oak:
==> flow/design.v <==
module badicecream(input         Clk,                 
                             Reset,               
                             frame_clk,           
                input [10:0]   DrawX, DrawY ,    
				input [15:0]   keycode,				  
               	output logic is_BI	,			 
				output logic [10:0] BI_X, BI_Y,
				input logic up_wall, down_wall , left_wall, right_wall,
				output logic [10:0] BI_X_Pos, BI_Y_Pos,
				output logic [5:0] BI_BlkX_Pos, BI_BlkY_Pos
              );
	enum logic[2:0] { 
					 right=3'b000, 
					 left=3'b001,
					 up=3'b010,
					 down=3'b011,
					 Halted=3'b100} Dir, Dir_in, Dir_delayed, Dir_delayed_in;
    parameter [10:0] BI_X_Corner = 11'd64;   
    parameter [10:0] BI_Y_Corner = 11'd95;   
    parameter [5:0] BI_Blk_X_Corner = 6'd1;   
    parameter [5:0] BI_Blk_Y_Corner = 6'd1;   
    parameter [10:0] BI_X_Step = 10'd1;       
    parameter [10:0] BI_Y_Step = 10'd1;       
    parameter  BI_sizeX = 6'd32;         
	parameter  BI_sizeY = 6'd48;
	logic [5:0] frame_counter, per_frame_counter;   
	logic [5:0] frame_counter_in, per_frame_counter_in;
	logic [5:0] pace_counter, pace_counter_in;
    logic [10:0] BI_X_Motion, BI_Y_Motion;
    logic [10:0] BI_X_Pos_in, BI_X_Motion_in, BI_Y_Pos_in, BI_Y_Motion_in;
	logic [5:0] BI_BlkX_Pos_in, BI_BlkY_Pos_in;
	logic [2:0] health;
	assign health = 3'd1;    
    logic frame_clk_delayed, frame_clk_rising_edge;
   always_ff @ (posedge Clk) 
	begin
        frame_clk_delayed <= frame_clk;
        frame_clk_rising_edge <= (frame_clk == 1'b1) && (frame_clk_delayed == 1'b0);
		if (Reset)
		begin
			frame_counter <= 6'b0;
			per_frame_counter <= 6'b0;
		end
		else
		begin
			frame_counter <= frame_counter_in;
			per_frame_counter <=  per_frame_counter_in;
		end
    end
	always_comb
	begin
		frame_counter_in = frame_counter;
		per_frame_counter_in = per_frame_counter;
		if (frame_clk_rising_edge)    
		begin
		per_frame_counter_in = per_frame_counter+6'b1;
		if((per_frame_counter) == 6'b000111)  
			begin
				per_frame_counter_in=6'b0;
				frame_counter_in = frame_counter+6'b1;
				if((frame_counter ) == 6'b100)  
				begin
					frame_counter_in=6'b0;
				end
			end
		end
	end
    always_ff @ (posedge Clk)
    begin
        if (Reset)
        begin
            BI_X_Pos <= BI_X_Corner;
            BI_Y_Pos <= BI_Y_Corner;
			BI_BlkX_Pos <= BI_Blk_X_Corner;
			BI_BlkY_Pos <= BI_Blk_Y_Corner;
            BI_X_Motion <= 10'd0;
            BI_Y_Motion <= 10'd0;
			pace_counter <= 6'd0;
				Dir <= Halted;
				Dir_delayed <= down;
        end
        else
        begin
			pace_counter <= pace_counter_in;
            BI_X_Pos <= BI_X_Pos_in;
            BI_Y_Pos <= BI_Y_Pos_in;
            BI_X_Motion <= BI_X_Motion_in;
            BI_Y_Motion <= BI_Y_Motion_in;
			BI_BlkX_Pos <= BI_BlkX_Pos_in;
			BI_BlkY_Pos <= BI_BlkY_Pos_in;
			Dir <= Dir_in;
			Dir_delayed <= Dir_delayed_in;
        end
    end
    always_comb
    begin
		pace_counter_in = pace_counter;
        BI_X_Pos_in = BI_X_Pos;
        BI_Y_Pos_in = BI_Y_Pos;
		BI_X_Motion_in = BI_X_Motion;
		BI_Y_Motion_in = BI_Y_Motion;
        BI_BlkX_Pos_in = BI_BlkX_Pos;    
        BI_BlkY_Pos_in = BI_BlkY_Pos;
		Dir_in = Dir;
		Dir_delayed_in = Dir_delayed;
		if(health != 0)
		begin
			if (frame_clk_rising_edge)
			begin
            	BI_X_Pos_in = BI_X_Pos + BI_X_Motion_in;
            	BI_Y_Pos_in = BI_Y_Pos + BI_Y_Motion_in;
				if (Dir == Halted)  
				begin
					if ((keycode[7:0] == 8'd26) || ((keycode[15:8] == 8'd26 )))  
					begin
						Dir_delayed_in = up;
						if(up_wall)
						begin
							BI_Y_Motion_in = 0;
							BI_X_Motion_in = 0;
							Dir_in = Halted;
						end
						else
						begin
							BI_Y_Motion_in = -BI_Y_Step;
							BI_X_Motion_in = 0;
							Dir_in = up;	
						end
					end
					else if (((keycode[7:0] == 8'd4) || keycode[15:8] == 8'd4 ))  
						begin
							Dir_delayed_in = left;
							if (left_wall)			
							begin
								BI_X_Motion_in = 0;
								BI_Y_Motion_in = 0;
								Dir_in = Halted;
							end
							else
							begin
								BI_Y_Motion_in = 0;
								BI_X_Motion_in = -BI_X_Step;
								Dir_in = left;
							end
						end
					else if((keycode[7:0] == 8'd22) || ((keycode[15:8] == 8'd22 )))  
						begin
							Dir_delayed_in = down;
							if (down_wall) 
							begin
								BI_Y_Motion_in = 0;
								BI_X_Motion_in = 0;
							Dir_in = Halted;
							end
							else
							begin
								BI_Y_Motion_in = BI_Y_Step;
								BI_X_Motion_in = 0;
								Dir_in = down;
							end
						end
					else if (((keycode[7:0]) == 8'd7) || ((keycode[15:8]) == 8'd7))  
						begin
							Dir_delayed_in = right;
							if(right_wall) 
							begin
								BI_X_Motion_in = 0;
								BI_Y_Motion_in = 0;
								Dir_in = Halted;
							end
							else
							begin
								BI_Y_Motion_in = 0;
								BI_X_Motion_in = BI_X_Step;
								Dir_in = right;	
							end
						end
					else
						begin              
						end
				end
				else  
				begin
					pace_counter_in = pace_counter + 6'd1;
					if(pace_counter == 6'd31)
					begin
						pace_counter_in = 6'd0;
						case(Dir)
							left:
							begin
								BI_BlkX_Pos_in = BI_BlkX_Pos -1;
							end
							right:
							begin
								BI_BlkX_Pos_in = BI_BlkX_Pos +1;
							end
							up:
							begin
								BI_BlkY_Pos_in = BI_BlkY_Pos -1;
							end
							down:
							begin
								BI_BlkY_Pos_in = BI_BlkY_Pos +1;
							end
							default:
							begin
								BI_BlkY_Pos_in = 0;  
							end
						endcase
						Dir_in = Halted;
						BI_Y_Motion_in = 0;
						BI_X_Motion_in = 0;						
					end
				end
			end
        end
    end
    int DistX, DistY, Size;
    assign DistX = DrawX - BI_X_Pos;
    assign DistY = DrawY - BI_Y_Pos;
    always_comb begin
		   if (DistX < BI_sizeX && DistX >= 0 && DistY<=0 && -DistY < BI_sizeY)
		  begin
        is_BI = 1'b1;
				BI_X = DrawX - BI_X_Pos+({5'b0, frame_counter}*32);
				BI_Y = DrawY - BI_Y_Pos+BI_sizeY-1+ Dir_delayed_in*48;
		  end
        else
		  begin
        is_BI = 1'b0;
				BI_X = 0;
				BI_Y = 0;
        end
    end
endmodule
export LEC_CHECK = 0
export ABC_AREA = 1
export CAP_MARGIN = 20
export CORE_ASPECT_RATIO = 1.05
export CORE_MARGIN = 2
export CORE_UTILIZATION = 72
export CTS_CLUSTER_DIAMETER = 116
export CTS_CLUSTER_SIZE = 15
export MAX_ROUTING_LAYER = met5
export PLACE_DENSITY_LB_ADDON = 0.11
export SLEW_MARGIN = 20
export TNS_END_PERCENT = 100
create_clock -name core_clock -period 5.39 [get_ports {Clk}]
run.sh (not shown) runs the stock make flow with config.mk's settings and CLKGATE_MAP_FILE=.
oak did not finish; the tool stopped in clock tree synthesis with error DPL-0038.
Input changes introduced in pine (baseline for comparison: oak):
==> flow/config.mk <==
export PLATFORM = sky130hd
export DESIGN_NAME = badicecream
export DESIGN_NICKNAME = badicecream
export VERILOG_FILES = /design/flow/design.v
export SDC_FILE = /design/flow/constraint.sdc
export NUM_CORES = 4
export LEC_CHECK = 0
export CAP_MARGIN = 20
export CORE_MARGIN = 2
export CORE_UTILIZATION = 40
export SETUP_SLACK_MARGIN = 0.2
export SLEW_MARGIN = 20
==> flow/constraint.sdc <==
create_clock -name core_clock -period 7.72 [get_ports {Clk}]
set_input_delay 1.5440 -clock core_clock [delete_from_list [all_inputs] [get_ports {Clk}]]
set_output_delay 1.5440 -clock core_clock [all_outputs]
set_load 0.01 [all_outputs]
Notes after the runs:
pine | stages: all done | timing, DRC, antenna: all pass. Taking oak as the reference, in pine XOR/XNOR share of the synthesized area now sits higher; synthesized area dropped 390 um2; synthesized instance count lost 22%; number of cells after detailed placement down 14%. Relative to oak, the mean post-synth cell area of pine is higher by about 20%. pine vs oak, post-synth area from yosys stat went down by about 6%. Diff oak -> pine: post-placement cell area lost 7.1%, chip area picked up an extra 0.0064 mm2.
Edits applied to the flow inputs when going from pine to birch:
-- flow/config.mk --
<<< pine, line 9
export CORE_MARGIN = 2
export CORE_UTILIZATION = 40
export SETUP_SLACK_MARGIN = 0.2
>>> birch, line 9
export CORE_MARGIN = 2
export CORE_UTILIZATION = 12
export SETUP_SLACK_MARGIN = 0.2
==> flow/constraint.sdc <==
create_clock -name core_clock -period 8.45 [get_ports {Clk}]
set_input_delay 1.6900 -clock core_clock [delete_from_list [all_inputs] [get_ports {Clk}]]
set_output_delay 1.6900 -clock core_clock [all_outputs]
set_load 0.01 [all_outputs]
Findings:
Against pine, birch reports a post-placement worst setup slack that is higher. birch finished every stage and its layout cleared the timing, DRC and antenna checks. Compared to pine, birch has combinational share of cell area 4.7 points lower. On birch: net switching share of the total power is 1.6 points higher than what pine gave. Start point of the critical path: DrawY[6] -> birch, DrawY[4] -> pine. Compared with pine, in birch inserted tap cell count rose by 480; die width picked up an extra 80%; total power shrank by 6.7%; post-route worst setup slack rose by 0.062 ns. Going from pine to birch, the number of clock buffers in the layout was found to have gone down by 1. Of birch and pine, the run reporting the higher critical path depth was birch. Changes observed in birch relative to pine: relative area change from synthesis to final layout increased by 8.2 points relative to the old numbers; largest fanout of any net on the critical path decreased by 1 relative to the old numbers.
Power is estimated from default activity; no workload was simulated.
